===== flow/run.sh =====
#!/bin/bash
# the make line also repeats each setting of config.mk as NAME=value (left out here)
make -C /OpenROAD-flow-scripts/flow DESIGN_CONFIG=/design/flow/config.mk WORK_HOME=/design/flow/orfs CLKGATE_MAP_FILE= finish

===== flow/config.mk =====
export PLATFORM = sky130hd
export DESIGN_NAME = top
export DESIGN_NICKNAME = top
export VERILOG_FILES = /design/flow/design.v
export SDC_FILE = /design/flow/constraint.sdc
export NUM_CORES = 4
export LEC_CHECK = 0
export CAP_MARGIN = 20
export CORE_MARGIN = 2
export CORE_UTILIZATION = 40
export SLEW_MARGIN = 20

===== flow/constraint.sdc =====
create_clock -name core_clock -period 417.0 [get_ports {clk}]
set_input_delay 83.4000 -clock core_clock [delete_from_list [all_inputs] [get_ports {clk}]]
set_output_delay 83.4000 -clock core_clock [all_outputs]
set_load 0.01 [all_outputs]

===== flow/design.v =====
module instruction_decoder (
    input  logic [31:0] instr,
    output logic is_set_height,
    output logic is_set_weight,
    output logic is_calc_bmi,
    output logic is_calc_bmr,
    output logic [31:25] funct7,  
    output logic [31:20] imm,  
    output logic [24:20] rs2,    
    output logic [19:15] rs1,   
    output logic [11:7] rd  
);
    logic [6:0] opcode;
    assign opcode = instr[6:0];
    logic [14:12] w_h;
    assign w_h = instr[14:12];
    assign is_set_height = (opcode == 7'b0001011) & (w_h == 3'b000);
    assign is_set_weight = (opcode == 7'b0001011) & (w_h == 3'b001);
    assign is_calc_bmi   = (opcode == 7'b0001101);
    assign is_calc_bmr   = (opcode == 7'b0001110);
    assign imm = instr[31:20];
    assign rd = instr[11:7];
    assign rs2 = instr[24:20];
    assign rs1 = instr[19:15];
    assign funct7 = (is_calc_bmr)?instr[31:25]:7'b0;
endmodule
module memory (
    input  logic        clk,
    input  logic        reset,
    input  logic        we_height,
    input  logic        we_weight,
    input  logic [4:0]  user_index,
    input  logic [31:0] data_in,
    output logic [31:0] height_out,
    output logic [31:0] weight_out
);
    reg [31:0] mem_height [0:31];
    reg [31:0] mem_weight [0:31];
    always @(posedge clk or posedge reset) begin
         if (reset) begin
           for (int i = 0; i < 32; i++) begin
                mem_height[i] <= 32'd0;     
                mem_weight[i] <= 32'd0;      
            end
        end else begin
            if (we_height) mem_height[user_index] <= data_in;
            if (we_weight) mem_weight[user_index] <= data_in;
        end
    end
    assign height_out = mem_height[user_index];
    assign weight_out = mem_weight[user_index];
endmodule
module alu (
    input logic is_calc_bmi,
    input logic is_calc_bmr,
    input logic [31:0] height,   
    input logic [31:0] weight,   
    input logic [6:0] funct7,    
    output logic [31:0] result
);
    logic [31:0] bmi;
    logic [31:0] bmr;
    logic [31:0] height_mm;
    logic [31:0] height_m2;
    logic [31:0] weight_x10000;  
    logic [5:0] age;
    logic gender;  
    assign gender = funct7[6];
    assign age = funct7[5:0];
    always@(*)begin
        height_mm = height * 10;  
        height_m2 = (height_mm * height_mm) / 10000;  
        weight_x10000 = weight * 10000;
        bmi = 0;
        bmr = 0;
        if (is_calc_bmi) begin
            if (height_m2 != 0)
                bmi = weight_x10000 / height_m2;   
            else
                bmi = 0;
            result = bmi;
        end
        else if (is_calc_bmr) begin
            bmr = (10 * weight) + (625 * height / 100) - (5 * age);
            if (gender)
                bmr = bmr + 5;
            else
                bmr = bmr - 161;
            result = bmr;
        end
        else begin
            result = 0;   
        end
    end
endmodule
module top (
    input  logic        clk,
    input  logic        reset,
    input  logic [31:0] instr,
    output logic [31:0] result
);
    logic is_set_height;
    logic is_set_weight;
    logic is_calc_bmi;
    logic is_calc_bmr;
    logic [31:25] gender_age;
    logic [31:20] imm;  
    logic [24:20] rs2;    
    logic [19:15] rs1;   
    logic [11:7] rd;  
    logic [31:0] height_out;
    logic [31:0] weight_out;
    logic [31:0] alu_result;
    logic [4:0]  user_index;
    instruction_decoder u_decoder(.instr(instr),
        .is_set_height(is_set_height),
        .is_set_weight(is_set_weight),
        .is_calc_bmi(is_calc_bmi),
        .is_calc_bmr(is_calc_bmr),
        .funct7(gender_age),  
        .imm(imm),  
        .rs2(rs2),    
        .rs1(rs1),   
        .rd(rd)  
        );
    logic [31:0] imm_extended;
    assign imm_extended = {{20{imm[31]}}, imm};  
    assign user_index = (is_set_height | is_set_weight) ? rd : rs1;
    memory user_memory(.clk(clk),
        .reset(reset),
        .we_height(is_set_height),
        .we_weight(is_set_weight),
        .user_index(user_index),
        .data_in(imm_extended),
        .height_out(height_out),
        .weight_out(weight_out));
    alu health_alu (
        .is_calc_bmi(is_calc_bmi),
        .is_calc_bmr(is_calc_bmr),
        .height(height_out),
        .weight(weight_out),
        .funct7(gender_age),
        .result(alu_result)
    );
    always @(posedge clk or posedge reset) begin
        if (reset)
            result <= 32'd0;
        else
            result <= alu_result;
    end
endmodule

==> deck_impl_summary.md, run 1 <==
Implementation Results

Logic synthesis
  – Share of flip-flops with an asynchronous set or reset: around 100%
  – Most used flip-flop cell after synthesis: dfrtp_1
  – Commonest cells in the netlist: 1,093 x a21oi_1, 1,056 x ha_1, 1,052 x nor2_1
  – Area fraction in full adders, half adders and majority gates: 19.1%
  – Syn avg cell area: around 8.5 um2
  – Sequential element share of the synthesized area: 18.1%
  – Chip area in the Yosys report: about 110,000 um2
  – Number of synthesized register bits: roughly 800
  – Comb area leader: AND-OR/OR-AND gates
  – Area fraction of the dominant cell type after synthesis: 18.1%
  – Yosys warnings: 5
  – Synthesized-area fraction occupied by and/or/nand/nor cells: 16.9%
  – Instance tally after logic synthesis: 13,052
  – Cell Area, Synth: 111,000 um2
  – Multiplexer share of the synthesized area: 10.4%
  – Leading cell types by total area after synthesis: dfrtp_1 18%, ha_1 12%, mux2_2 8.9%, fa_1 7.1%, xnor2_1 5.2%
  – Count of distinct cell types in the synthesized netlist: about 190
  – Xor+xnor area frac: 7.46%
  – Count of flip-flops with a built-in enable after synthesis: 0
  – Cell type contributing the most total cell area after synthesis: dfrtp_1
  – Synth Area in Compound Gates: 21.9%
  – Most numerous cell in the Yosys netlist: a21oi_1
  – Yosys stat cell total: 13,052

Critical path
  – Dominant cell type by count on the critical path: a21oi_1
  – Worst-case reg-to-reg path depth: 947
  – Worst reg2reg path startpoint: user_memory.mem_height[19][2]
  – Capture instance of the worst register-to-register path: result[0]
  – Buffering stage count on the worst path with inverters included: 69
  – Arrival time worst endpoint: 288.11 ns
  – Worst setup EP type: flip-flop
  – Levels on crit path: between 900 and 1,000
  – Family with the most delay on the worst path: AND-OR/OR-AND gates
  – Crit path from: instr[14]
  – Top fanout value on the critical path: 51
  – Sort of element at the start of the critical path: input port
  – Data required time of the critical path: 417.61 ns
  – CP max stage cell: or4_1
  – Capture point of the critical path: result[0]
  – Delay of the slowest cell on the worst path: about 0.94 ns
  – Setup slack of the most critical reg-to-reg path: 213.96 ns
  – Kind of critical path: input port to flip-flop

Final timing
  – Minimum clock period after layout: 287.50 ns
  – Count of final setup violators: 0
  – Share of the clock period used by the worst path after layout: between 60% and 70%
  – Unrepaired setup endpoints after global routing: false
  – Final worst setup slack: 129.50 ns
  – Clk_skew: 0.0702 ns
  – Fmax: 3.48 MHz
  – Tightest Pin Transition: 1.22 ns
  – Remaining max-slew budget at the tightest pin: between 10% and 20%
  – Final Slew Violations: 0
  – Final hold viol count: 0
  – Post-Route Setup TNS: 0 ns

Floorplan
  – Die y size: 531 um
  – Site row count: between 150 and 200
  – Width of the die: 531 um
  – Floorplan-stage core utilization: 40.2%
  – Area of the core: 276,000 um2
  – Boundary Pins: 66
  – Die Size: between 200,000 and 300,000 um2

Finish
  – Syn-to-layout area delta: 6.80%
  – Total Nets Final: 14,349

Flow run
  – Warning total across the stage logs: 56
  – Max Cap Viol: 0

Detailed routing
  – Final routed wirelength across all metal layers: 391,000 um
  – Count of unresolved DRC violations after routing: 0
  – Number of nets with antenna violations after routing: 0
  – Count of TritonRoute iterations in the first routing pass: 7
  – DRC violation total after the first TritonRoute iteration: 10,053
  – Per-cell via count in the routed design: about 6
  – Count of vias placed by the detailed router: 101,014
  – Post-detailed-route wirelength per cell: 23.5 um

GRT
  – First-pass GRT wire length: between 500,000 and 600,000 um
  – Total overflow reported by the global router: 0
  – Number of antenna violations at the first check in global routing: 17
  – Number of global-route vias before repair: 96,740
  – Pin count of the biggest net entering global routing: 182
  – GRT Util Overall: 26.9%

Worst hold path
  – Hold Startpoint: user_memory.mem_weight[0][5]
  – Cell depth of the worst hold path: 1
  – End of the worst hold path: user_memory.mem_weight[0][5]
  – Worst min path class: flip-flop to flip-flop

Clock network
  – CTS clk-pin slew, worst paths: 0.08 ns
  – Clock latency reported for the late side of the worst-skew pair: 0.75 ns
  – Clock tree from TritonCTS: yes
  – Buffer levels on the longest clock path: 3
  – Post-CTS setup buffer count: 0
  – H-tree lvl count: 3
  – Cells resized by post-CTS repair: 0
  – Hold-fix buffer count after cts: 0
  – Clock Sink Count: 800
  – Inserted Clock Buffers: 87
  – Root buffer selected by CTS: clkbuf_16

Run status
  – Result of the run: timing/DRC/antenna clean

Placed design
  – Pre-CTS setup slack: 131.72 ns
  – Final weighted congestion of routability-driven global placement: 0.983
  – Final HPWL from detailed placement: 291,000 um
  – I/O Buffers: 65
cell type report:
cell class	instances	area, um2
fillers	27465	158000
multi-input cells	10647	84600
flip-flops and latches	800	20000
well taps	3705	4640
inverters	1069	4080
clock buffers	120	2450
repair buffers	258	2140
clock inverters	35	503
diodes	10	25.0
per-stage QoR:
stage | hold slack [ns] | cells | utilization [%] | area [um2]
floorplan | 0.469 | 13057 | - | 111000
global placement | 0.480 | 16475 | 41.8 | 115000
detailed placement | 0.488 | 16476 | 41.8 | 115000
CTS | 0.502 | 16631 | 42.9 | 118000
global route | 0.512 | 16639 | 42.9 | 118000
finish | 0.504 | 16644 | 42.9 | 118000
metal layers:
layer	vias to the layer above	wire length (um)	track usage (%)
met5	-	26	0
met4	4	17800	11.0
met3	805	28000	3.28
met2	3896	175000	43.2
met1	49358	170000	36.5
li1	46951	-	-
==> run 2, diff against run 1 <==
CELL_PAD_IN_SITES_GLOBAL_PLACEMENT = 0   (was not set)
CORE_UTILIZATION = 65   (was 40)
CTS_CLUSTER_DIAMETER = 399   (was not set)
MAX_ROUTING_LAYER = met5   (was not set)
clock period = 171.0 ns   (was 417.0 ns; I/O delays follow)
==> deck_impl_summary.md, run 2 <==
Flow Results at a Glance

Clock network
  – Root buffer selected by CTS: clkbuf_16
  – H-tree lvl count: 3
  – Inserted Clock Buffers: 78
  – Buffer levels on the longest clock path: 3
  – Hold-fix buffer count after cts: 0
  – Clock Sink Count: 800

Floorplan
  – Area of the core: 169,000 um2
  – Width of the die: 417 um
  – Die y size: ~420 um
  – Floorplan-stage core utilization: 65.4%
  – Die Size: 174,000 um2
  – Boundary Pins: 66
  – Site row count: between 150 and 200

Logic synthesis
  – Area fraction in full adders, half adders and majority gates: 19.1%
  – Count of flip-flops with a built-in enable after synthesis: 0
  – Comb area leader: AND-OR/OR-AND gates
  – Cell type contributing the most total cell area after synthesis: dfrtp_1
  – Instance tally after logic synthesis: approximately 13,000
  – Share of flip-flops with an asynchronous set or reset: 100%
  – Synthesized-area fraction occupied by and/or/nand/nor cells: 16.9%
  – Sequential element share of the synthesized area: a little under a fifth
  – Number of synthesized register bits: 800
  – Multiplexer share of the synthesized area: 10.4%
  – Synth Area in Compound Gates: 21.9%
  – Most used flip-flop cell after synthesis: dfrtp_1
  – Yosys stat cell total: 13,052
  – Count of distinct cell types in the synthesized netlist: roughly 190
  – Commonest cells in the netlist: 1,093 x a21oi_1, 1,056 x ha_1, 1,052 x nor2_1
  – Cell Area, Synth: 111,000 um2
  – Most numerous cell in the Yosys netlist: a21oi_1
  – Chip area in the Yosys report: 111,000 um2
  – Xor+xnor area frac: 7.46%
  – Yosys warnings: 5
  – Area fraction of the dominant cell type after synthesis: 18.1%
  – Leading cell types by total area after synthesis: dfrtp_1 18%, ha_1 12%, mux2_2 8.9%, fa_1 7.1%, xnor2_1 5.2%
  – Syn avg cell area: 8.50 um2

GRT
  – GRT Util Overall: 80.7%
  – Total overflow reported by the global router: 1,777

Run status
  – First error line in the log: [ERROR GRT-0116] Global routing finished with congestion. Check the congestion regions in the DRC Viewer.
  – Last flow stage reached: 5_1_grt
  – Result of the run: aborted with a tool error

Placed design
  – Final HPWL from detailed placement: 373,000 um
  – I/O Buffers: roughly 65
  – Number of placed instances with taps included: 18,994
  – Pre-CTS setup slack: -24.22 ns
  – Final weighted congestion of routability-driven global placement: 1.09
[run 2: metal layers]
metal	track usage (%)	overflow
met5	49.5	9
met3	67.0	137
met4	74.9	470
met1	81.1	180
met2	96.6	981
[run 2: repair_timing]
action                     4_1_cts
gates resized                  386
cloned                           9
setup endpoints to repair        6
setup buffers                  354
pin swaps                      302
[run 2: stage by stage]
stage	hold slack, ns	cell area (um2)
4_1_cts	0.507	153000
2_1_floorplan	0.469	114000
3_5_place_dp	0.488	146000
3_3_place_gp	0.482	146000
==> run 3, diff against run 2 <==
CELL_PAD_IN_SITES_GLOBAL_PLACEMENT = not set   (was 0)
CORE_UTILIZATION = 70   (was 65)
CTS_CLUSTER_DIAMETER = 339   (was 399)
MAX_ROUTING_LAYER = not set   (was met5)
clock period = 193.0 ns   (was 171.0 ns; I/O delays follow)
==> deck_impl_summary.md, run 3 <==
Flow Results at a Glance

Logic synthesis
  – Comb area leader: AND-OR/OR-AND gates
  – Cell type contributing the most total cell area after synthesis: dfrtp_1
  – Sequential element share of the synthesized area: 18.1%
  – Leading cell types by total area after synthesis: dfrtp_1 18%, ha_1 12%, mux2_2 8.9%, fa_1 7.1%, xnor2_1 5.2%
  – Xor+xnor area frac: ~7.5%
  – Cell Area, Synth: approximately 110,000 um2
  – Share of flip-flops with an asynchronous set or reset: 100%
  – Synthesized-area fraction occupied by and/or/nand/nor cells: 16.9%
  – Count of flip-flops with a built-in enable after synthesis: 0
  – Number of synthesized register bits: 800
  – Multiplexer share of the synthesized area: 10.4%
  – Count of distinct cell types in the synthesized netlist: between 150 and 200
  – Most used flip-flop cell after synthesis: dfrtp_1
  – Synth Area in Compound Gates: 21.9%
  – Yosys stat cell total: between 10,000 and 15,000
  – Syn avg cell area: 8.50 um2
  – Commonest cells in the netlist: 1,093 x a21oi_1, 1,056 x ha_1, 1,052 x nor2_1
  – Most numerous cell in the Yosys netlist: a21oi_1
  – Area fraction in full adders, half adders and majority gates: a little under a fifth
  – Instance tally after logic synthesis: around 13,000
  – Chip area in the Yosys report: approximately 110,000 um2
  – Area fraction of the dominant cell type after synthesis: 18.1%
  – Yosys warnings: 5

Floorplan
  – Die y size: between 400 and 500 um
  – Area of the core: 158,000 um2
  – Floorplan-stage core utilization: around 70%
  – Width of the die: approximately 400 um
  – Die Size: 162,000 um2
  – Site row count: about 150
  – Boundary Pins: 66

Clock network
  – Clock Sink Count: ~800
  – Hold-fix buffer count after cts: 0
  – Root buffer selected by CTS: clkbuf_16
  – Inserted Clock Buffers: 78
  – Buffer levels on the longest clock path: 3
  – H-tree lvl count: 3

Placed design
  – Placed instance area: 137,000 um2
  – I/O Buffers: 65
  – Final HPWL from detailed placement: 341,000 um
  – Final weighted congestion of routability-driven global placement: approximately 1.2

Run status
  – Result of the run: aborted with a tool error
  – First error line in the log: [ERROR GRT-0116] Global routing finished with congestion. Check the congestion regions in the DRC Viewer.
  – Last flow stage reached: 5_1_grt

GRT
  – Total overflow reported by the global router: 503
  – GRT Util Overall: 80.6%
-- run 3: timing repair --
item | CTS
setup endpoints to repair | 3
buffers inserted | 233
gates resized | 415
cloned | 3
pin swaps | 275
-- run 3: metrics by stage --
stage	utilization [%]	cells	setup WS, ns
after floorplan	-	13057	-5.83
after global placement	86.9	17863	-0.118
after detailed placement	86.9	17863	-7.29
after CTS	91.0	18239	-1.57
-- run 3: metal layers --
layer | GRT usage (%) | overflow
met1 | 80.8 | 53
met4 | 74.8 | 171
met2 | 94.9 | 214
met5 | 52.5 | 7
met3 | 68.8 | 58
==> run 4, diff against run 3 <==
CELL_PAD_IN_SITES_GLOBAL_PLACEMENT = 0   (was not set)
CTS_CLUSTER_DIAMETER = 51   (was 339)
MAX_ROUTING_LAYER = met5   (was not set)
PLACE_DENSITY_LB_ADDON = 0.07   (was not set)
clock period = 185.0 ns   (was 193.0 ns; I/O delays follow)
==> deck_impl_summary.md, run 4 <==
Flow Results at a Glance

Run status
  – Result of the run: aborted with a tool error
  – Last flow stage reached: 4_1_cts
  – First error line in the log: [ERROR DPL-0033] detailed placement checks failed during check placement.

Logic synthesis
  – Sequential element share of the synthesized area: 18.1%
  – Area fraction of the dominant cell type after synthesis: 18.1%
  – Share of flip-flops with an asynchronous set or reset: 100%
  – Chip area in the Yosys report: 111,000 um2
  – Leading cell types by total area after synthesis: dfrtp_1 18%, ha_1 12%, mux2_2 8.9%, fa_1 7.1%, xnor2_1 5.2%
  – Yosys warnings: 5
  – Area fraction in full adders, half adders and majority gates: 19.1%
  – Synthesized-area fraction occupied by and/or/nand/nor cells: 16.9%
  – Multiplexer share of the synthesized area: 10.4%
  – Most numerous cell in the Yosys netlist: a21oi_1
  – Commonest cells in the netlist: 1,093 x a21oi_1, 1,056 x ha_1, 1,052 x nor2_1
  – Cell Area, Synth: 111,000 um2
  – Count of distinct cell types in the synthesized netlist: 189
  – Count of flip-flops with a built-in enable after synthesis: 0
  – Comb area leader: AND-OR/OR-AND gates
  – Number of synthesized register bits: 800
  – Xor+xnor area frac: 7.46%
  – Yosys stat cell total: 13,052
  – Cell type contributing the most total cell area after synthesis: dfrtp_1
  – Synth Area in Compound Gates: between 20 and 25%
  – Syn avg cell area: about 8.5 um2
  – Most used flip-flop cell after synthesis: dfrtp_1
  – Instance tally after logic synthesis: approximately 13,000

Floorplan
  – Floorplan-stage core utilization: a little over two thirds
  – Die y size: 402 um
  – Die Size: 162,000 um2
  – Site row count: roughly 150
  – Boundary Pins: 66
  – Width of the die: just over 400 um
  – Area of the core: 158,000 um2

Placed design
  – I/O Buffers: 65
  – Placed instance area: 144,000 um2
  – Final HPWL from detailed placement: 383,000 um
  – Final weighted congestion of routability-driven global placement: between 1 and 1.5
run 4: through the flow:
step                      TNS, ns  cells  setup WS (ns)  hold slack [ns]
after detailed placement   -45.94  18671         -16.01            0.493
after global placement      -5.76  18671          -3.67            0.480
after floorplan            -23.84  13057         -10.51            0.469
==> run 5, diff against run 4 <==
CORE_UTILIZATION = 66   (was 70)
CTS_CLUSTER_DIAMETER = 399   (was 51)
PLACE_DENSITY_LB_ADDON = not set   (was 0.07)
clock period = 172.0 ns   (was 185.0 ns; I/O delays follow)
==> deck_impl_summary.md, run 5 <==
Flow Results at a Glance

Run status
  – Result of the run: aborted with a tool error
  – Last flow stage reached: 5_1_grt
  – First error line in the log: [ERROR GRT-0116] Global routing finished with congestion. Check the congestion regions in the DRC Viewer.

Logic synthesis
  – Count of distinct cell types in the synthesized netlist: 189
  – Most numerous cell in the Yosys netlist: a21oi_1
  – Chip area in the Yosys report: 111,000 um2
  – Share of flip-flops with an asynchronous set or reset: 100%
  – Comb area leader: AND-OR/OR-AND gates
  – Leading cell types by total area after synthesis: dfrtp_1 18%, ha_1 12%, mux2_2 8.9%, fa_1 7.1%, xnor2_1 5.2%
  – Cell Area, Synth: 111,000 um2
  – Commonest cells in the netlist: 1,093 x a21oi_1, 1,056 x ha_1, 1,052 x nor2_1
  – Cell type contributing the most total cell area after synthesis: dfrtp_1
  – Syn avg cell area: 8.50 um2
  – Most used flip-flop cell after synthesis: dfrtp_1
  – Instance tally after logic synthesis: 13,052
  – Yosys stat cell total: 13,052
  – Synth Area in Compound Gates: 21.9%
  – Area fraction in full adders, half adders and majority gates: 19.1%
  – Number of synthesized register bits: 800
  – Synthesized-area fraction occupied by and/or/nand/nor cells: 16.9%
  – Sequential element share of the synthesized area: 18.1%
  – Xor+xnor area frac: 7.46%
  – Count of flip-flops with a built-in enable after synthesis: 0
  – Yosys warnings: 5
  – Multiplexer share of the synthesized area: about a tenth
  – Area fraction of the dominant cell type after synthesis: 18.1%

Floorplan
  – Floorplan-stage core utilization: 66.4%
  – Die Size: 171,000 um2
  – Width of the die: 414 um
  – Site row count: 150
  – Boundary Pins: around 66
  – Area of the core: between 150,000 and 200,000 um2
  – Die y size: 414 um

Clock network
  – Buffer levels on the longest clock path: 3
  – Root buffer selected by CTS: clkbuf_16
  – H-tree lvl count: 3
  – Inserted Clock Buffers: 79
  – Hold-fix buffer count after cts: 0
  – Clock Sink Count: 800

Placed design
  – I/O Buffers: 65
  – Final weighted congestion of routability-driven global placement: between 1 and 1.5
  – Pre-CTS setup slack: -22.90 ns
  – Final HPWL from detailed placement: 369,000 um

GRT
  – Total overflow reported by the global router: 2,672
  – GRT Util Overall: between 80% and 90%
[run 5: layer usage]
metal,global-route usage [%],overflow
met1,84.2,228
met2,99.4,1546
met3,74.5,196
met4,84.6,684
met5,58.5,18
[run 5: what timing repair did]
action                     4_1_cts
resized                        410
cloned                           8
setup endpoints to repair        6
setup buffers                  461
pin swaps                      401
[run 5: metrics by stage]
step	hold WS [ns]	std cells	setup TNS, ns	instance area (um2)
4_1_cts	0.502	19613	-49.29	154000
3_5_place_dp	0.489	19006	-82.07	146000
3_3_place_gp	0.480	19006	-44.83	146000
2_1_floorplan	0.469	13057	-72.45	114000
==> run 6, diff against run 5 <==
ABC_AREA = 1   (was not set)
CELL_PAD_IN_SITES_GLOBAL_PLACEMENT = not set   (was 0)
CORE_UTILIZATION = 72   (was 66)
CTS_CLUSTER_DIAMETER = 184   (was 399)
CTS_CLUSTER_SIZE = 100   (was not set)
MAX_ROUTING_LAYER = not set   (was met5)
PLACE_DENSITY = 0.36   (was not set)
TNS_END_PERCENT = 10   (was not set)
clock period = 133.0 ns   (was 172.0 ns; I/O delays follow)
==> deck_impl_summary.md, run 6 <==
Flow Results at a Glance

Run status
  – Result of the run: aborted with a tool error
  – Last flow stage reached: 4_1_cts
  – First error line in the log: [ERROR DPL-0033] detailed placement checks failed during check placement.

Placed design
  – Number of placed instances with taps included: 24,372
  – I/O Buffers: 65
  – Pre-CTS setup slack: -14.77 ns
  – Final weighted congestion of routability-driven global placement: 1.12
  – Placed instance area: 159,000 um2
  – Final HPWL from detailed placement: 424,000 um

Floorplan
  – Site row count: approximately 150
  – Floorplan-stage core utilization: 72.3%
  – Die Size: 173,000 um2
  – Die y size: 416 um
  – Width of the die: about 420 um
  – Area of the core: 169,000 um2
  – Boundary Pins: 66

Logic synthesis
  – Leading cell types by total area after synthesis: dfrtp_1 16%, nand2_1 13%, ha_1 11%, inv_1 7.1%, fa_1 6.5%
  – Cell type contributing the most total cell area after synthesis: dfrtp_1
  – Yosys stat cell total: approximately 18,000
  – Share of flip-flops with an asynchronous set or reset: 100%
  – Yosys warnings: 5
  – Synthesized-area fraction occupied by and/or/nand/nor cells: 34.5%
  – Commonest cells in the netlist: 4,235 x nand2_1, 2,306 x inv_1, 1,330 x o21ai_0
  – Area fraction in full adders, half adders and majority gates: 17.3%
  – Comb area leader: simple AND/OR/NAND/NOR gates
  – Multiplexer share of the synthesized area: 0.0441%
  – Syn avg cell area: 6.81 um2
  – Count of flip-flops with a built-in enable after synthesis: 0
  – Count of distinct cell types in the synthesized netlist: between 100 and 150
  – Area fraction of the dominant cell type after synthesis: 16.4%
  – Most used flip-flop cell after synthesis: dfrtp_1
  – Instance tally after logic synthesis: 17,929
  – Sequential element share of the synthesized area: 16.4%
  – Most numerous cell in the Yosys netlist: nand2_1
  – Xor+xnor area frac: 5.79%
  – Cell Area, Synth: 122,000 um2
  – Synth Area in Compound Gates: between 10% and 20%
  – Chip area in the Yosys report: 122,000 um2
  – Number of synthesized register bits: around 800
-- run 6: through the flow --
stage	hold WS [ns]
detailed placement	0.471
global placement	0.460
floorplan	0.445
==> run 7, diff against run 6 <==
ABC_AREA = not set   (was 1)
CELL_PAD_IN_SITES_GLOBAL_PLACEMENT = 0   (was not set)
CORE_UTILIZATION = 59   (was 72)
CTS_CLUSTER_DIAMETER = 86   (was 184)
CTS_CLUSTER_SIZE = not set   (was 100)
MAX_ROUTING_LAYER = met5   (was not set)
PLACE_DENSITY = 0.62   (was 0.36)
TNS_END_PERCENT = 5   (was 10)
clock period = 184.0 ns   (was 133.0 ns; I/O delays follow)
==> deck_impl_summary.md, run 7 <==
Implementation Results

Final timing
  – Final Slew Violations: 0
  – Tightest Pin Transition: about 1.4 ns
  – Unrepaired setup endpoints after global routing: true
  – Final hold viol count: 0
  – Fmax: 5.03 MHz
  – Share of the clock period used by the worst path after layout: 108%
  – Remaining max-slew budget at the tightest pin: 7.57%
  – Minimum clock period after layout: 198.86 ns
  – Count of final setup violators: 4
  – Clk_skew: slightly below 0.08 ns
  – Final worst setup slack: -14.86 ns

Critical path
  – Worst setup EP type: flip-flop
  – Family with the most delay on the worst path: AND-OR/OR-AND gates
  – Buffering stage count on the worst path with inverters included: 97
  – Sort of element at the start of the critical path: input port
  – Data required time of the critical path: approximately 180 ns
  – Capture point of the critical path: result[0]
  – Worst-case reg-to-reg path depth: 957
  – Worst reg2reg path startpoint: user_memory.mem_height[27][0]
  – CP max stage cell: o21ai_4
  – Dominant cell type by count on the critical path: a21oi_2
  – Kind of critical path: input port to flip-flop
  – Arrival time worst endpoint: about 200 ns
  – Levels on crit path: 961
  – Crit path from: instr[4]
  – Delay of the slowest cell on the worst path: about 0.82 ns
  – Capture instance of the worst register-to-register path: result[0]
  – Setup slack of the most critical reg-to-reg path: between 20 and 25 ns
  – Top fanout value on the critical path: 21

Floorplan
  – Site row count: 159
  – Floorplan-stage core utilization: 59.2%
  – Die Size: 191,000 um2
  – Width of the die: 438 um
  – Die y size: 438 um
  – Area of the core: 187,000 um2
  – Boundary Pins: 66

Finish
  – Final non-filler cell area: approximately 150,000 um2
  – Area of combinational cells with multiple inputs: 86,700 um2
  – Final cell utilization of the core: 80.7%
  – Syn-to-layout area delta: 36.2%
  – Number of standard cells in the final layout excluding fillers: 19,649
  – Count of fill cells added during filler insertion: between 10,000 and 15,000
  – Sequential cell area: 20,000 um2
  – Total Nets Final: 18,540

Detailed routing
  – Post-detailed-route wirelength per cell: between 20 and 30 um
  – Count of TritonRoute iterations in the first routing pass: 13
  – Number of nets with antenna violations after routing: 0
  – Per-cell via count in the routed design: 6.64
  – Count of vias placed by the detailed router: 130,406
  – Final routed wirelength across all metal layers: 515,000 um
  – Count of unresolved DRC violations after routing: 0
  – DRC violation total after the first TritonRoute iteration: 15,806

Worst hold path
  – Hold Startpoint: user_memory.mem_height[21][0]
  – End of the worst hold path: user_memory.mem_height[21][0]
  – Cell depth of the worst hold path: 1
  – Worst min path class: flip-flop to flip-flop

Clock network
  – Root buffer selected by CTS: clkbuf_16
  – H-tree lvl count: 3
  – Inserted Clock Buffers: 82
  – Clock latency reported for the late side of the worst-skew pair: about 0.78 ns
  – Hold-fix buffer count after cts: 0
  – Buffer levels on the longest clock path: 3
  – CTS clk-pin slew, worst paths: around 0.06 ns
  – Clock tree from TritonCTS: yes
  – Clock Sink Count: 800

GRT
  – GRT Util Overall: 51.7%
  – Pin count of the biggest net entering global routing: 200
  – Number of antenna violations at the first check in global routing: around 43
  – Total overflow reported by the global router: 0
  – Number of global-route vias before repair: between 100k and 150k
  – First-pass GRT wire length: about 770,000 um

Placed design
  – Pre-CTS setup slack: -17.05 ns
  – Placed instance area: between 100,000 and 150,000 um2
  – Number of placed instances with taps included: 19,324
  – Final weighted congestion of routability-driven global placement: 1.07
  – I/O Buffers: 65
  – Final HPWL from detailed placement: 373,000 um

Logic synthesis
  – Comb area leader: AND-OR/OR-AND gates
  – Count of distinct cell types in the synthesized netlist: 189
  – Yosys warnings: 5
  – Instance tally after logic synthesis: 13,052
  – Most numerous cell in the Yosys netlist: a21oi_1
  – Xor+xnor area frac: 7.46%
  – Most used flip-flop cell after synthesis: dfrtp_1
  – Area fraction in full adders, half adders and majority gates: 19.1%
  – Synth Area in Compound Gates: a little over a fifth
  – Chip area in the Yosys report: around 110,000 um2
  – Area fraction of the dominant cell type after synthesis: between 10% and 20%
  – Share of flip-flops with an asynchronous set or reset: 100%
  – Synthesized-area fraction occupied by and/or/nand/nor cells: 16.9%
  – Leading cell types by total area after synthesis: dfrtp_1 18%, ha_1 12%, mux2_2 8.9%, fa_1 7.1%, xnor2_1 5.2%
  – Multiplexer share of the synthesized area: 10.4%
  – Count of flip-flops with a built-in enable after synthesis: 0
  – Syn avg cell area: approximately 8.5 um2
  – Commonest cells in the netlist: 1,093 x a21oi_1, 1,056 x ha_1, 1,052 x nor2_1
  – Yosys stat cell total: 13,052
  – Cell Area, Synth: 111,000 um2
  – Cell type contributing the most total cell area after synthesis: dfrtp_1
  – Sequential element share of the synthesized area: approximately 18%
  – Number of synthesized register bits: 800

Flow run
  – Warning total across the stage logs: 55
  – Max Cap Viol: 0

Run status
  – Layout Check Fail Reasons: negative setup slack
  – Result of the run: finished with violations
run 7: metrics by stage:
| stage | TNS, ns | hold slack [ns] |
|---|---|---|
| floorplan | -45.74 | 0.469 |
| global placement | -24.64 | 0.481 |
| detailed placement | -51.18 | 0.489 |
| CTS | -28.64 | 0.502 |
| global route | -90.66 | 0.509 |
| finish | -40.17 | 0.510 |
run 7: area by class of cell:
type | count | area share [%]
Antenna cell | 35 | 0.0580
Clock buffer | 114 | 1.54
Clock inverter | 35 | 0.360
Multi-Input combinational cell | 10648 | 57.4
Tap cell | 2495 | 2.07
Timing Repair Buffer | 4453 | 22.6
Sequential cell | 800 | 13.3
Inverter | 1069 | 2.72
run 7: what timing repair did:
action | 4_1_cts | 5_1_grt
gates resized | 174 | 124
pin swaps | 119 | 89
gates cloned | 1 | 0
endpoints found under the setup margin | 5 | 6
buffers inserted | 108 | 26
run 7: routing by layer:
metal / global-route usage [%] / part of all wire (%)
met4: 49.8 / 12
met2: 79.7 / 43
met5: 1.13 / 0.13
met1: 54.5 / 33
met3: 18.2 / 12
==> run 8, diff against run 7 <==
ABC_AREA = 1   (was not set)
CELL_PAD_IN_SITES_GLOBAL_PLACEMENT = not set   (was 0)
CORE_UTILIZATION = 62   (was 59)
CTS_CLUSTER_DIAMETER = not set   (was 86)
MAX_ROUTING_LAYER = not set   (was met5)
PLACE_DENSITY = not set   (was 0.62)
TNS_END_PERCENT = 10   (was 5)
clock period = 134.0 ns   (was 184.0 ns; I/O delays follow)
==> deck_impl_summary.md, run 8 <==
Flow Results at a Glance

Logic synthesis
  – Count of flip-flops with a built-in enable after synthesis: 0
  – Share of flip-flops with an asynchronous set or reset: 100%
  – Xor+xnor area frac: 5.79%
  – Chip area in the Yosys report: 122,000 um2
  – Area fraction of the dominant cell type after synthesis: 16.4%
  – Syn avg cell area: 6.81 um2
  – Most numerous cell in the Yosys netlist: nand2_1
  – Synth Area in Compound Gates: between 10 and 15%
  – Number of synthesized register bits: 800
  – Most used flip-flop cell after synthesis: dfrtp_1
  – Leading cell types by total area after synthesis: dfrtp_1 16%, nand2_1 13%, ha_1 11%, inv_1 7.1%, fa_1 6.5%
  – Comb area leader: simple AND/OR/NAND/NOR gates
  – Cell type contributing the most total cell area after synthesis: dfrtp_1
  – Multiplexer share of the synthesized area: 0.0441%
  – Yosys warnings: 5
  – Yosys stat cell total: between 15,000 and 20,000
  – Commonest cells in the netlist: 4,235 x nand2_1, 2,306 x inv_1, 1,330 x o21ai_0
  – Area fraction in full adders, half adders and majority gates: 17.3%
  – Cell Area, Synth: ~120,000 um2
  – Synthesized-area fraction occupied by and/or/nand/nor cells: approximately a third
  – Count of distinct cell types in the synthesized netlist: 109
  – Sequential element share of the synthesized area: 16.4%
  – Instance tally after logic synthesis: between 15,000 and 20,000

Clock network
  – Buffer levels on the longest clock path: 3
  – Hold-fix buffer count after cts: 0
  – H-tree lvl count: 3
  – Clock Sink Count: 800
  – Root buffer selected by CTS: clkbuf_16
  – Inserted Clock Buffers: 81

Run status
  – Result of the run: aborted with a tool error
  – Last flow stage reached: 5_1_grt
  – First error line in the log: [ERROR GRT-0232] Routing congestion too high. Check the congestion heatmap in the GUI.

Placed design
  – I/O Buffers: 65
  – Number of placed instances with taps included: between 20,000 and 25,000
  – Final weighted congestion of routability-driven global placement: 1.03
  – Final HPWL from detailed placement: 379,000 um
  – Placed instance area: approximately 160,000 um2

Floorplan
  – Die Size: 200,000 um2
  – Area of the core: 195,000 um2
  – Width of the die: 448 um
  – Floorplan-stage core utilization: 62.5%
  – Boundary Pins: roughly 66
  – Die y size: 448 um
  – Site row count: 162

GRT
  – Total overflow reported by the global router: 517
  – GRT Util Overall: 68.9%
[run 8: timing repair]
| action | CTS |
|---|---|
| setup endpoints to repair | 5 |
| cloned | 13 |
| buffers inserted | 226 |
| gates resized | 469 |
| pin swaps | 291 |
[run 8: routing by layer]
layer	GRT overflow	GRT usage, %
met1	54	71.5
met3	68	48.6
met2	215	88.7
met5	6	31.4
met4	174	60.7
[run 8: through the flow]
stage	hold slack, ns	setup WS (ns)	setup TNS (ns)
2_1_floorplan	0.445	-6.99	-15.38
3_3_place_gp	0.461	-6.26	-13.35
3_5_place_dp	0.465	-9.71	-25.98
4_1_cts	0.487	-3.22	-5.28
==> run 9, diff against run 8 <==
CAP_MARGIN = 25   (was 20)
CELL_PAD_IN_SITES_DETAIL_PLACEMENT = 0   (was not set)
CELL_PAD_IN_SITES_GLOBAL_PLACEMENT = 0   (was not set)
CORE_ASPECT_RATIO = 1.14   (was not set)
CORE_UTILIZATION = 43   (was 62)
CTS_CLUSTER_DIAMETER = 399   (was not set)
GPL_ROUTABILITY_DRIVEN = 0   (was not set)
GPL_TIMING_DRIVEN = 1   (was not set)
MAX_ROUTING_LAYER = met4   (was not set)
MIN_ROUTING_LAYER = met2   (was not set)
PLACE_DENSITY = 0.91   (was not set)
SETUP_SLACK_MARGIN = -1.6   (was not set)
SLEW_MARGIN = 10   (was 20)
TNS_END_PERCENT = 80   (was 10)
clock period = 143.0 ns   (was 134.0 ns; I/O delays follow)
==> deck_impl_summary.md, run 9 <==
Flow Results at a Glance

Run status
  – Result of the run: aborted with a tool error
  – Last flow stage reached: 5_1_grt
  – First error line in the log: [ERROR GRT-0116] Global routing finished with congestion. Check the congestion regions in the DRC Viewer.

Logic synthesis
  – Yosys warnings: 5
  – Count of distinct cell types in the synthesized netlist: 109
  – Comb area leader: simple AND/OR/NAND/NOR gates
  – Xor+xnor area frac: 5.79%
  – Chip area in the Yosys report: 122,000 um2
  – Count of flip-flops with a built-in enable after synthesis: 0
  – Synthesized-area fraction occupied by and/or/nand/nor cells: approximately a third
  – Synth Area in Compound Gates: 14.9%
  – Syn avg cell area: 6.81 um2
  – Cell type contributing the most total cell area after synthesis: dfrtp_1
  – Share of flip-flops with an asynchronous set or reset: 100%
  – Most used flip-flop cell after synthesis: dfrtp_1
  – Leading cell types by total area after synthesis: dfrtp_1 16%, nand2_1 13%, ha_1 11%, inv_1 7.1%, fa_1 6.5%
  – Sequential element share of the synthesized area: 16.4%
  – Instance tally after logic synthesis: 17,929
  – Number of synthesized register bits: 800
  – Yosys stat cell total: 17,929
  – Commonest cells in the netlist: 4,235 x nand2_1, 2,306 x inv_1, 1,330 x o21ai_0
  – Most numerous cell in the Yosys netlist: nand2_1
  – Area fraction of the dominant cell type after synthesis: 16.4%
  – Multiplexer share of the synthesized area: less than 1%
  – Cell Area, Synth: 122,000 um2
  – Area fraction in full adders, half adders and majority gates: 17.3%

Clock network
  – Root buffer selected by CTS: clkbuf_16
  – H-tree lvl count: 3
  – Buffer levels on the longest clock path: 3
  – Inserted Clock Buffers: 71
  – Clock Sink Count: around 800

GRT
  – Total overflow reported by the global router: roughly 490
  – GRT Util Overall: 59.4%

Floorplan
  – Width of the die: 503 um
  – Floorplan-stage core utilization: 43.3%
  – Boundary Pins: 66
  – Site row count: 208
  – Area of the core: around 280,000 um2
  – Die Size: 288,000 um2
  – Die y size: 573 um

Placed design
  – Number of placed instances with taps included: 24,121
  – I/O Buffers: 65
  – Final HPWL from detailed placement: 354,000 um
  – Pre-CTS setup slack: -4.56 ns
run 9: metrics by stage:
stage / util, % / cell area (um2) / hold WS (ns)
after CTS: 52.8 / 149000 / 0.485
after detailed placement: 51.8 / 146000 / 0.469
after global placement: 51.8 / 146000 / 0.461
after floorplan: - / 123000 / 0.445
run 9: routing by layer:
| layer | GRT usage [%] | overflow |
|---|---|---|
| met2 | 61.7 | 63 |
| met5 | - | - |
| met4 | 48.5 | 70 |
| met1 | - | - |
| met3 | 63.1 | 358 |
run 9: repair_timing:
| item | 4_1_cts |
|---|---|
| setup buffers | 18 |
| hold buffers | 0 |
| gates cloned | 1 |
| pin swaps | 20 |
| gates resized | 88 |
| setup endpoints to repair | 2 |
==> run 10, diff against run 9 <==
ABC_AREA = 0   (was 1)
CAP_MARGIN = 20   (was 25)
CELL_PAD_IN_SITES_DETAIL_PLACEMENT = 1   (was 0)
CELL_PAD_IN_SITES_GLOBAL_PLACEMENT = 1   (was 0)
CORE_ASPECT_RATIO = not set   (was 1.14)
CORE_UTILIZATION = 61   (was 43)
CTS_CLUSTER_DIAMETER = 397   (was 399)
CTS_CLUSTER_SIZE = 17   (was not set)
GPL_ROUTABILITY_DRIVEN = 1   (was 0)
GPL_TIMING_DRIVEN = 0   (was 1)
MAX_ROUTING_LAYER = not set   (was met4)
PLACE_DENSITY = not set   (was 0.91)
SETUP_SLACK_MARGIN = 5.0   (was -1.6)
SLEW_MARGIN = 20   (was 10)
TNS_END_PERCENT = not set   (was 80)
clock period = 250.0 ns   (was 143.0 ns; I/O delays follow)
==> deck_impl_summary.md, run 10 <==
Flow Results at a Glance

Logic synthesis
  – Most used flip-flop cell after synthesis: dfrtp_1
  – Most numerous cell in the Yosys netlist: a21oi_1
  – Commonest cells in the netlist: 1,093 x a21oi_1, 1,056 x ha_1, 1,052 x nor2_1
  – Cell type contributing the most total cell area after synthesis: dfrtp_1
  – Count of distinct cell types in the synthesized netlist: 189
  – Number of synthesized register bits: 800
  – Synthesized-area fraction occupied by and/or/nand/nor cells: 16.9%
  – Cell Area, Synth: 111,000 um2
  – Share of flip-flops with an asynchronous set or reset: 100%
  – Yosys warnings: 5
  – Yosys stat cell total: 13,052
  – Instance tally after logic synthesis: between 10,000 and 15,000
  – Leading cell types by total area after synthesis: dfrtp_1 18%, ha_1 12%, mux2_2 8.9%, fa_1 7.1%, xnor2_1 5.2%
  – Area fraction of the dominant cell type after synthesis: a little under a fifth
  – Sequential element share of the synthesized area: approximately 18%
  – Xor+xnor area frac: 7.46%
  – Syn avg cell area: 8.50 um2
  – Synth Area in Compound Gates: 21.9%
  – Area fraction in full adders, half adders and majority gates: 19.1%
  – Multiplexer share of the synthesized area: between 10% and 20%
  – Chip area in the Yosys report: 111,000 um2
  – Count of flip-flops with a built-in enable after synthesis: 0
  – Comb area leader: AND-OR/OR-AND gates

Run status
  – Last flow stage reached: 5_1_grt
  – First error line in the log: [ERROR GRT-0116] Global routing finished with congestion. Check the congestion regions in the DRC Viewer.
  – Result of the run: aborted with a tool error

Clock network
  – Inserted Clock Buffers: 53
  – Root buffer selected by CTS: clkbuf_16
  – Hold-fix buffer count after cts: 0
  – H-tree lvl count: 2
  – Buffer levels on the longest clock path: 3
  – Clock Sink Count: ~800

Floorplan
  – Die y size: between 400 and 500 um
  – Width of the die: 430 um
  – Area of the core: 181,000 um2
  – Site row count: 156
  – Boundary Pins: 66
  – Floorplan-stage core utilization: 61.3%
  – Die Size: 185,000 um2

Placed design
  – Final weighted congestion of routability-driven global placement: 1.27
  – Final HPWL from detailed placement: 422,000 um
  – Number of placed instances with taps included: between 15,000 and 20,000
  – I/O Buffers: between 50 and 60

GRT
  – GRT Util Overall: 113%
  – Total overflow reported by the global router: 17,512
-- run 10: per-stage QoR --
| stage | utilization (%) | setup WS, ns | cell area, um2 |
|---|---|---|---|
| 2_1_floorplan | - | 16.25 | 111000 |
| 3_3_place_gp | 63.3 | -46.71 | 114000 |
| 3_5_place_dp | 64.1 | -39.62 | 116000 |
| 4_1_cts | 67.1 | 2.63 | 121000 |
-- run 10: metal layers --
layer / overflow / GRT usage (%)
met1: - / -
met4: 2269 / 99.1
met2: 6329 / 111
met5: 719 / 105
met3: 8195 / 124
-- run 10: timing repair --
action	in CTS
gates resized	895
setup endpoints to repair	9
hold endpoints to repair	0
pin swaps	105
gates cloned	9
setup buffers	113
==> run 11, diff against run 10 <==
ABC_AREA = not set   (was 0)
CELL_PAD_IN_SITES_DETAIL_PLACEMENT = not set   (was 1)
CELL_PAD_IN_SITES_GLOBAL_PLACEMENT = not set   (was 1)
CORE_UTILIZATION = 72   (was 61)
CTS_CLUSTER_DIAMETER = not set   (was 397)
CTS_CLUSTER_SIZE = not set   (was 17)
GPL_ROUTABILITY_DRIVEN = not set   (was 1)
GPL_TIMING_DRIVEN = not set   (was 0)
MIN_ROUTING_LAYER = not set   (was met2)
PLACE_DENSITY = 0.79   (was not set)
SETUP_SLACK_MARGIN = not set   (was 5.0)
clock period = 173.0 ns   (was 250.0 ns; I/O delays follow)
==> deck_impl_summary.md, run 11 <==
Flow Results at a Glance

Run status
  – Result of the run: aborted with a tool error
  – Last flow stage reached: 4_1_cts
  – First error line in the log: [ERROR DPL-0038] Utilization greater than 100%, impossible to legalize

Logic synthesis
  – Number of synthesized register bits: roughly 800
  – Leading cell types by total area after synthesis: dfrtp_1 18%, ha_1 12%, mux2_2 8.9%, fa_1 7.1%, xnor2_1 5.2%
  – Synth Area in Compound Gates: 21.9%
  – Most used flip-flop cell after synthesis: dfrtp_1
  – Chip area in the Yosys report: 111,000 um2
  – Area fraction of the dominant cell type after synthesis: 18.1%
  – Syn avg cell area: 8.50 um2
  – Yosys warnings: 5
  – Most numerous cell in the Yosys netlist: a21oi_1
  – Cell Area, Synth: between 100,000 and 150,000 um2
  – Count of flip-flops with a built-in enable after synthesis: 0
  – Share of flip-flops with an asynchronous set or reset: 100%
  – Sequential element share of the synthesized area: 18.1%
  – Synthesized-area fraction occupied by and/or/nand/nor cells: roughly 17%
  – Cell type contributing the most total cell area after synthesis: dfrtp_1
  – Comb area leader: AND-OR/OR-AND gates
  – Yosys stat cell total: about 13,000
  – Xor+xnor area frac: 7.46%
  – Multiplexer share of the synthesized area: 10.4%
  – Area fraction in full adders, half adders and majority gates: 19.1%
  – Commonest cells in the netlist: 1,093 x a21oi_1, 1,056 x ha_1, 1,052 x nor2_1
  – Instance tally after logic synthesis: 13,052
  – Count of distinct cell types in the synthesized netlist: 189

Floorplan
  – Floorplan-stage core utilization: 72.2%
  – Boundary Pins: 66
  – Width of the die: a little under 400 um
  – Die Size: 157,000 um2
  – Area of the core: 154,000 um2
  – Die y size: about 400 um
  – Site row count: between 100 and 150

Placed design
  – Number of placed instances with taps included: 18,797
  – I/O Buffers: approximately 65
  – Pre-CTS setup slack: -26.00 ns
  – Final weighted congestion of routability-driven global placement: around 1.2
  – Final HPWL from detailed placement: 404,000 um
[run 11: through the flow]
step / util (%) / hold slack [ns] / instance area [um2]
after floorplan: - / 0.469 / 114000
after global placement: 94.7 / 0.479 / 145000
after detailed placement: 94.7 / 0.491 / 145000
==> run 12, diff against run 11 <==
ABC_AREA = 1   (was not set)
CORE_UTILIZATION = 59   (was 72)
CTS_CLUSTER_DIAMETER = 221   (was not set)
PLACE_DENSITY = not set   (was 0.79)
SETUP_SLACK_MARGIN = 0.96   (was not set)
clock period = 133.0 ns   (was 173.0 ns; I/O delays follow)
==> deck_impl_summary.md, run 12 <==
Implementation Results

Detailed routing
  – Post-detailed-route wirelength per cell: 21.0 um
  – Count of vias placed by the detailed router: 154,197
  – Final routed wirelength across all metal layers: 541,000 um
  – Count of TritonRoute iterations in the first routing pass: 11
  – DRC violation total after the first TritonRoute iteration: 18,838
  – Count of unresolved DRC violations after routing: 0
  – Per-cell via count in the routed design: about 6
  – Number of nets with antenna violations after routing: 0

Logic synthesis
  – Area fraction in full adders, half adders and majority gates: roughly 17%
  – Yosys warnings: 5
  – Yosys stat cell total: 17,929
  – Chip area in the Yosys report: ~120,000 um2
  – Number of synthesized register bits: 800
  – Most numerous cell in the Yosys netlist: nand2_1
  – Area fraction of the dominant cell type after synthesis: between 10% and 20%
  – Count of distinct cell types in the synthesized netlist: between 100 and 150
  – Synth Area in Compound Gates: 14.9%
  – Syn avg cell area: 6.81 um2
  – Sequential element share of the synthesized area: 16.4%
  – Most used flip-flop cell after synthesis: dfrtp_1
  – Commonest cells in the netlist: 4,235 x nand2_1, 2,306 x inv_1, 1,330 x o21ai_0
  – Instance tally after logic synthesis: approximately 18,000
  – Cell type contributing the most total cell area after synthesis: dfrtp_1
  – Xor+xnor area frac: 5.79%
  – Cell Area, Synth: 122,000 um2
  – Share of flip-flops with an asynchronous set or reset: 100%
  – Synthesized-area fraction occupied by and/or/nand/nor cells: 34.5%
  – Count of flip-flops with a built-in enable after synthesis: 0
  – Multiplexer share of the synthesized area: 0.0441%
  – Comb area leader: simple AND/OR/NAND/NOR gates
  – Leading cell types by total area after synthesis: dfrtp_1 16%, nand2_1 13%, ha_1 11%, inv_1 7.1%, fa_1 6.5%

Final timing
  – Remaining max-slew budget at the tightest pin: between 10% and 20%
  – Fmax: 7.06 MHz
  – Final hold viol count: 0
  – Tightest Pin Transition: 1.29 ns
  – Clk_skew: 0.0600 ns
  – Final worst setup slack: -8.65 ns
  – Final Slew Violations: 0
  – Unrepaired setup endpoints after global routing: true
  – Share of the clock period used by the worst path after layout: 107%
  – Count of final setup violators: 4
  – Post-route worst hold slack: 0.487 ns
  – Minimum clock period after layout: 141.65 ns

Floorplan
  – Area of the core: just over 200,000 um2
  – Floorplan-stage core utilization: between 50% and 60%
  – Site row count: 166
  – Die y size: 459 um
  – Boundary Pins: around 66
  – Width of the die: 459 um
  – Die Size: 211,000 um2

Critical path
  – Kind of critical path: input port to flip-flop
  – Data required time of the critical path: 133.66 ns
  – CP max stage cell: o21ai_0
  – Worst-case reg-to-reg path depth: 830
  – Capture instance of the worst register-to-register path: result[0]
  – Levels on crit path: 842
  – Sort of element at the start of the critical path: input port
  – Dominant cell type by count on the critical path: nand2_2
  – Capture point of the critical path: result[0]
  – Crit path from: instr[3]
  – Arrival time worst endpoint: 142.31 ns
  – Delay of the slowest cell on the worst path: 0.93 ns
  – Top fanout value on the critical path: 22
  – Setup slack of the most critical reg-to-reg path: 18.32 ns
  – Buffering stage count on the worst path with inverters included: roughly 210
  – Family with the most delay on the worst path: simple AND/OR/NAND/NOR gates
  – Worst setup EP type: flip-flop
  – Worst reg2reg path startpoint: user_memory.mem_height[13][8]

GRT
  – Pin count of the biggest net entering global routing: 121
  – Number of antenna violations at the first check in global routing: 29
  – Number of global-route vias before repair: roughly 150k
  – Total overflow reported by the global router: 0
  – First-pass GRT wire length: 766,000 um
  – GRT Util Overall: 45.5%

Finish
  – Syn-to-layout area delta: 44.2%
  – Count of fill cells added during filler insertion: approximately 12,000
  – Total Nets Final: 24,547

Clock network
  – Clock latency reported for the late side of the worst-skew pair: 0.72 ns
  – CTS clk-pin slew, worst paths: ~0.11 ns
  – Root buffer selected by CTS: clkbuf_16
  – H-tree lvl count: 3
  – Clock Sink Count: 800
  – Buffer levels on the longest clock path: 3
  – Clock tree from TritonCTS: yes
  – Inserted Clock Buffers: between 70 and 80

Placed design
  – Pre-CTS setup slack: -9.73 ns
  – Final HPWL from detailed placement: 377,000 um
  – Final weighted congestion of routability-driven global placement: 1.04
  – I/O Buffers: 65

Worst hold path
  – End of the worst hold path: user_memory.mem_height[12][7]
  – Cell depth of the worst hold path: 2
  – Hold Startpoint: user_memory.mem_height[12][7]
  – Worst min path class: flip-flop to flip-flop

Flow run
  – Warning total across the stage logs: 52
  – Max Cap Viol: 0

Run status
  – Result of the run: finished with violations
  – Layout Check Fail Reasons: negative setup slack
-- run 12: routing by layer --
metal	track usage (%)	wire length, um	vias up
li1	-	-	69043
met5	0	187	-
met2	73.4	235000	10635
met3	11.2	65800	3698
met1	54.0	190000	70795
met4	29.4	49100	26
-- run 12: layout make-up --
class | instances | area (um2) | area share [%]
multi-input cells | 14114 | 97300 | 55.3
repair buffers | 5536 | 42800 | 24.3
flip-flops and latches | 800 | 20000 | 11.4
inverters | 2530 | 9920 | 5.63
well taps | 2688 | 3360 | 1.91
clock buffers | 102 | 2050 | 1.17
clock inverters | 28 | 454 | 0.258
repair inverters | 7 | 51.3 | 0.0291
diodes | 19 | 47.5 | 0.0270
-- run 12: what timing repair did --
item | CTS | global route
setup endpoints to repair | 5 | 7
pin swaps | 327 | 783
buffers inserted | 306 | 274
gates resized | 496 | 1077
gates cloned | 14 | 6
hold buffers | 0 | 0
-- run 12: through the flow --
step | cells | utilization, % | setup TNS [ns] | cell area [um2]
after floorplan | 17934 | - | -12.97 | 125000
after global placement | 25074 | 79.0 | -15.76 | 162000
after detailed placement | 25074 | 79.0 | -27.17 | 162000
after CTS | 25524 | 82.4 | -3.79 | 169000
after global routing | 25805 | 85.7 | -49.59 | 176000
final | 25824 | 85.8 | -21.22 | 176000
==> run 13, diff against run 12 <==
ABC_AREA = not set   (was 1)
CELL_PAD_IN_SITES_GLOBAL_PLACEMENT = 0   (was not set)
CTS_CLUSTER_DIAMETER = 28   (was 221)
MAX_ROUTING_LAYER = met5   (was not set)
PLACE_DENSITY_LB_ADDON = 0.07   (was not set)
SETUP_SLACK_MARGIN = not set   (was 0.96)
clock period = 181.0 ns   (was 133.0 ns; I/O delays follow)
==> deck_impl_summary.md, run 13 <==
Flow Results at a Glance

Placed design
  – Placed instance area: 146,000 um2
  – Pre-CTS setup slack: -15.65 ns
  – Number of placed instances with taps included: 19,315
  – Final weighted congestion of routability-driven global placement: 1.06
  – I/O Buffers: 65
  – Final HPWL from detailed placement: between 300,000 and 400,000 um

Logic synthesis
  – Most numerous cell in the Yosys netlist: a21oi_1
  – Synth Area in Compound Gates: 21.9%
  – Chip area in the Yosys report: 111,000 um2
  – Instance tally after logic synthesis: 13,052
  – Commonest cells in the netlist: 1,093 x a21oi_1, 1,056 x ha_1, 1,052 x nor2_1
  – Comb area leader: AND-OR/OR-AND gates
  – Cell type contributing the most total cell area after synthesis: dfrtp_1
  – Syn avg cell area: 8.50 um2
  – Multiplexer share of the synthesized area: 10.4%
  – Cell Area, Synth: 111,000 um2
  – Count of flip-flops with a built-in enable after synthesis: 0
  – Synthesized-area fraction occupied by and/or/nand/nor cells: 16.9%
  – Xor+xnor area frac: 7.46%
  – Leading cell types by total area after synthesis: dfrtp_1 18%, ha_1 12%, mux2_2 8.9%, fa_1 7.1%, xnor2_1 5.2%
  – Area fraction in full adders, half adders and majority gates: around a fifth
  – Yosys warnings: 5
  – Number of synthesized register bits: 800
  – Sequential element share of the synthesized area: 18.1%
  – Count of distinct cell types in the synthesized netlist: between 150 and 200
  – Area fraction of the dominant cell type after synthesis: 18.1%
  – Most used flip-flop cell after synthesis: dfrtp_1
  – Yosys stat cell total: 13,052
  – Share of flip-flops with an asynchronous set or reset: 100%

Run status
  – Last flow stage reached: 5_1_grt
  – First error line in the log: [ERROR GRT-0116] Global routing finished with congestion. Check the congestion regions in the DRC Viewer.
  – Result of the run: aborted with a tool error

Floorplan
  – Site row count: 159
  – Die Size: 191,000 um2
  – Boundary Pins: 66
  – Floorplan-stage core utilization: 59.2%
  – Die y size: around 440 um
  – Area of the core: 187,000 um2
  – Width of the die: 438 um

GRT
  – Total overflow reported by the global router: 9,330
  – GRT Util Overall: 80.8%

Clock network
  – Inserted Clock Buffers: 152
  – H-tree lvl count: 4
  – Root buffer selected by CTS: clkbuf_16
  – Clock Sink Count: 800
  – Buffer levels on the longest clock path: 3
-- run 13: stage by stage --
step / util, %
4_1_cts: 83.5
3_5_place_dp: 78.2
3_3_place_gp: 78.2
2_1_floorplan: -
-- run 13: timing repair --
action	in CTS
pin swaps	302
setup buffers	403
setup endpoints to repair	5
hold buffers	0
gates cloned	5
gates resized	316
-- run 13: layer usage --
| metal | track usage (%) | GRT overflow |
|---|---|---|
| met1 | 84.1 | 4288 |
| met4 | 70.6 | 734 |
| met5 | 51.3 | 304 |
| met2 | 95.0 | 1994 |
| met3 | 66.9 | 2010 |
==> run 14, diff against run 13 <==
CORE_UTILIZATION = 56   (was 59)
CTS_CLUSTER_DIAMETER = 399   (was 28)
TNS_END_PERCENT = 5   (was not set)
clock period = 198.0 ns   (was 181.0 ns; I/O delays follow)
==> deck_impl_summary.md, run 14 <==
Implementation Results

Run status
  – Result of the run: finished with violations
  – Layout Check Fail Reasons: max-capacitance violations, max-slew violations, negative setup slack

Clock network
  – Hold-fix buffer count after cts: 0
  – Root buffer selected by CTS: clkbuf_16
  – Clock Sink Count: roughly 800
  – Buffer levels on the longest clock path: 3
  – Clock tree from TritonCTS: yes
  – H-tree lvl count: 3
  – Clock latency reported for the late side of the worst-skew pair: 0.74 ns
  – CTS clk-pin slew, worst paths: 0.07 ns
  – Inserted Clock Buffers: 81

Critical path
  – Setup slack of the most critical reg-to-reg path: roughly 40 ns
  – Worst reg2reg path startpoint: user_memory.mem_height[27][0]
  – Worst setup EP type: flip-flop
  – CP max stage cell: a221oi_1
  – Levels on crit path: roughly 950
  – Capture instance of the worst register-to-register path: result[0]
  – Family with the most delay on the worst path: AND-OR/OR-AND gates
  – Top fanout value on the critical path: 34
  – Dominant cell type by count on the critical path: a21oi_2
  – Capture point of the critical path: result[0]
  – Kind of critical path: input port to flip-flop
  – Sort of element at the start of the critical path: input port
  – Worst-case reg-to-reg path depth: between 900 and 1,000
  – Arrival time worst endpoint: 198.76 ns
  – Buffering stage count on the worst path with inverters included: 78
  – Crit path from: instr[0]
  – Delay of the slowest cell on the worst path: 0.66 ns
  – Data required time of the critical path: just under 200 ns

Worst hold path
  – Cell depth of the worst hold path: 1
  – Hold Startpoint: user_memory.mem_height[2][0]
  – End of the worst hold path: user_memory.mem_height[2][0]
  – Worst min path class: flip-flop to flip-flop

Final timing
  – Final worst setup slack: -0.168 ns
  – Share of the clock period used by the worst path after layout: 100%
  – Fmax: around 5 MHz
  – Count of final setup violators: 1
  – Post-Route Setup TNS: -0.168 ns
  – Remaining max-slew budget at the tightest pin: -9.90%
  – Unrepaired setup endpoints after global routing: true
  – Minimum clock period after layout: 198.17 ns
  – Tightest Pin Transition: 1.64 ns
  – Final Slew Violations: 13
  – Clk_skew: 0.0373 ns
  – Final hold viol count: 0

Logic synthesis
  – Area fraction of the dominant cell type after synthesis: 18.1%
  – Area fraction in full adders, half adders and majority gates: around a fifth
  – Commonest cells in the netlist: 1,093 x a21oi_1, 1,056 x ha_1, 1,052 x nor2_1
  – Comb area leader: AND-OR/OR-AND gates
  – Share of flip-flops with an asynchronous set or reset: 100%
  – Count of distinct cell types in the synthesized netlist: 189
  – Chip area in the Yosys report: 111,000 um2
  – Synth Area in Compound Gates: roughly 22%
  – Synthesized-area fraction occupied by and/or/nand/nor cells: 16.9%
  – Sequential element share of the synthesized area: 18.1%
  – Count of flip-flops with a built-in enable after synthesis: 0
  – Leading cell types by total area after synthesis: dfrtp_1 18%, ha_1 12%, mux2_2 8.9%, fa_1 7.1%, xnor2_1 5.2%
  – Number of synthesized register bits: roughly 800
  – Xor+xnor area frac: 7.46%
  – Yosys warnings: 5
  – Most used flip-flop cell after synthesis: dfrtp_1
  – Most numerous cell in the Yosys netlist: a21oi_1
  – Cell type contributing the most total cell area after synthesis: dfrtp_1
  – Instance tally after logic synthesis: between 10,000 and 15,000
  – Yosys stat cell total: 13,052
  – Cell Area, Synth: 111,000 um2
  – Syn avg cell area: between 8 and 9 um2
  – Multiplexer share of the synthesized area: 10.4%

Detailed routing
  – DRC violation total after the first TritonRoute iteration: 13,926
  – Per-cell via count in the routed design: 6.42
  – Count of unresolved DRC violations after routing: 0
  – Count of TritonRoute iterations in the first routing pass: 10
  – Number of nets with antenna violations after routing: 0
  – Count of vias placed by the detailed router: 123,625
  – Final routed wirelength across all metal layers: 483,000 um
  – Post-detailed-route wirelength per cell: between 20 and 30 um

Finish
  – Total Nets Final: 18,019
  – Final cell utilization of the core: ~76%
  – Number of standard cells in the final layout excluding fillers: 19,248
  – Syn-to-layout area delta: 34.4%
  – Count of fill cells added during filler insertion: approximately 14,000

Flow run
  – Max Cap Viol: 1
  – Warning total across the stage logs: ~49

GRT
  – Pin count of the biggest net entering global routing: approximately 180
  – GRT Util Overall: 44.5%
  – Total overflow reported by the global router: 0
  – Number of antenna violations at the first check in global routing: 22
  – First-pass GRT wire length: ~710,000 um
  – Number of global-route vias before repair: 124,279

Placed design
  – Number of placed instances with taps included: 18,849
  – I/O Buffers: 65
  – Final HPWL from detailed placement: ~360,000 um
  – Final weighted congestion of routability-driven global placement: 1.03

Floorplan
  – Width of the die: 449 um
  – Site row count: roughly 160
  – Die Size: around 200,000 um2
  – Die y size: 449 um
  – Floorplan-stage core utilization: 56.3%
  – Boundary Pins: 66
  – Area of the core: ~200,000 um2
[run 14: through the flow]
stage          setup slack (ns)  hold slack, ns  instance area, um2
6_report                 -0.168           0.506              149000
5_1_grt                   -9.55           0.515              149000
4_1_cts                 0.00438           0.500              145000
3_5_place_dp              -4.60           0.487              141000
3_3_place_gp            -0.0538           0.479              141000
2_1_floorplan             -4.56           0.469              113000
[run 14: final cells by class]
type	count	area, um2	area share [%]
Antenna cell	11	27.5	0.0185
Inverter	1069	4120	2.76
Multi-Input combinational cell	10652	88400	59.3
Clock buffer	111	2330	1.56
Tap cell	2640	3300	2.22
Sequential cell	800	20000	13.4
Timing Repair Buffer	3929	30300	20.3
Clock inverter	36	584	0.392
[run 14: layer usage]
layer | part of all wire [%] | GRT usage (%) | wire, um
met3 | 10 | 10.7 | 49000
met5 | 0.029 | 0.118 | 138
met1 | 36 | 51.8 | 175000
met4 | 9.5 | 34.3 | 45800
met2 | 44 | 70.8 | 213000
[run 14: what timing repair did]
action | 4_1_cts | 5_1_grt
pin swaps | 82 | 514
setup endpoints to repair | 2 | 4
gates cloned | 2 | 3
gates resized | 152 | 579
buffers inserted | 51 | 182
